## main
module main(clk, buttons, init_cells, leds, rgb, cols, rows);
Size: roughly 1100 cells after synthesis, roughly 80 flip-flops, about 12000 um^2 of cells after synthesis.
clock: 2.97 ns
lec_check: 0
cap_margin: 10
cell_pad_in_sites_detail_placement: 0
core_aspect_ratio: 1.23
core_margin: 2
core_utilization: 72
cts_cluster_diameter: 232
cts_cluster_size: 15
hold_slack_margin: -0.08
setup_slack_margin: 0.02
slew_margin: 20
run.sh (not shown) runs the stock make flow with config.mk's settings and CLKGATE_MAP_FILE=.
The baseline reached the layout checks and failed them: negative setup slack.
Then changed:
- CAP_MARGIN: 10 -> 20
- CELL_PAD_IN_SITES_DETAIL_PLACEMENT: 0 -> unset
- CORE_ASPECT_RATIO: 1.23 -> unset
- CORE_UTILIZATION: 72 -> 40
- CTS_CLUSTER_DIAMETER: 232 -> unset
- CTS_CLUSTER_SIZE: 15 -> unset
- HOLD_SLACK_MARGIN: -0.08 -> unset
- PLACE_DENSITY: unset -> 0.6
- SETUP_SLACK_MARGIN: 0.02 -> unset
- clock period: 2.97 -> 4.51 ns (I/O delays scaled with it)
What happened: Now the flow went through all stages and came out clean. Via count fell by 20%. Flip-flop count is unchanged. Register-to-register slack improves by 1.7 ns. Setup slack improved by 1.0 ns. Count of clock-buffer cells in the layout shrinks by 2. Area after synthesis is unchanged. First-iteration DRC count is lower by 61%. Wire length went down by 32%.

* * *

Setup of job 1921:
Starting RTL as in the previous note.
clock: 4.22 ns
lec_check: 0
abc_area: 1
cap_margin: 20
core_margin: 2
core_utilization: 72
cts_cluster_diameter: 205
cts_cluster_size: 73
place_density_lb_addon: 0.03
slew_margin: 20
Job 1921 did not stop at any stage, and its layout met the timing, DRC and antenna checks.
The following lists how job 5071 was set up differently from job 1921:
--- a/flow/config.mk
+++ b/flow/config.mk
@@ -8 +7,0 @@
-export ABC_AREA = 1
@@ -12,3 +11 @@
-export CTS_CLUSTER_DIAMETER = 205
-export CTS_CLUSTER_SIZE = 73
-export PLACE_DENSITY_LB_ADDON = 0.03
+export CTS_CLUSTER_DIAMETER = 80
==> flow/constraint.sdc <==
create_clock -name core_clock -period 3.24 [get_ports {clk}]
set_input_delay 0.6480 -clock core_clock [delete_from_list [all_inputs] [get_ports {clk}]]
set_output_delay 0.6480 -clock core_clock [all_outputs]
set_load 0.01 [all_outputs]
## What came out
Global-route wire length before repair is lower on job 5071. Job 5071 ends up with a post-route worst hold slack that is 0.0057 ns higher than in job 1921. Job 1921 → job 5071: cell area after synthesis went up 59 µm², area added between synthesis and finish grew by 5.3 points, overall via count from detail_route went down 4.9%, chip area in the Yosys report increased about 0.5%, starting density of the core now sits lower. Relative to job 1921, the multiplexer share of the synthesized area of job 5071 is higher by 3.5 points. Job 1921 → job 5071: tally of filler cells in the layout moved down, via density per instance moved down. Job 5071 did not stop at any stage, and its layout met the timing, DRC and antenna checks. Job 5071 ended up with cells_x[5].cells_y[6].genblk1.CELL.state_q$_DFFE_PP_ as its critical path endpoint; job 1921 ended up with rows[3].
## Diff of input files: job 2154 against job 5071
--- a/flow/config.mk
+++ b/flow/config.mk
@@ -11,0 +12,2 @@
+export CTS_CLUSTER_SIZE = 47
+export SETUP_SLACK_MARGIN = 0.8
Results
Among job 5071 and job 2154, the run that stopped before the end is job 2154, and it is the only one. The log for job 2154 ends in 5_1_grt with error DPL-0038, so the run never completed. Job 5071 and job 2154 ended up with nearly the same post-synthesis compound-gate area fraction. Relative to job 5071, the last weighted congestion value of the routability-driven placer measured on job 2154 has decreased by a few percent. Job 2154 -> job 5071: post-detailed-placement cell area flat.
Inputs modified between job 2154 and job 8675:
--- a/flow/config.mk
+++ b/flow/config.mk
@@ -10,4 +10,2 @@
-export CORE_UTILIZATION = 72
-export CTS_CLUSTER_DIAMETER = 80
-export CTS_CLUSTER_SIZE = 47
-export SETUP_SLACK_MARGIN = 0.8
+export CORE_UTILIZATION = 70
+export PLACE_DENSITY = 0.6
==> flow/constraint.sdc <==
create_clock -name core_clock -period 4.51 [get_ports {clk}]
set_input_delay 0.9020 -clock core_clock [delete_from_list [all_inputs] [get_ports {clk}]]
set_output_delay 0.9020 -clock core_clock [all_outputs]
set_load 0.01 [all_outputs]
Findings:
- The lower horizontal die dimension came out of job 2154.
- Job 8675 | stages: all done | timing, DRC, antenna: all pass
- Job 8675 vs. job 2154: die height shows an increase of about 1.4%; post-cts resize count shows a reduction of 327.
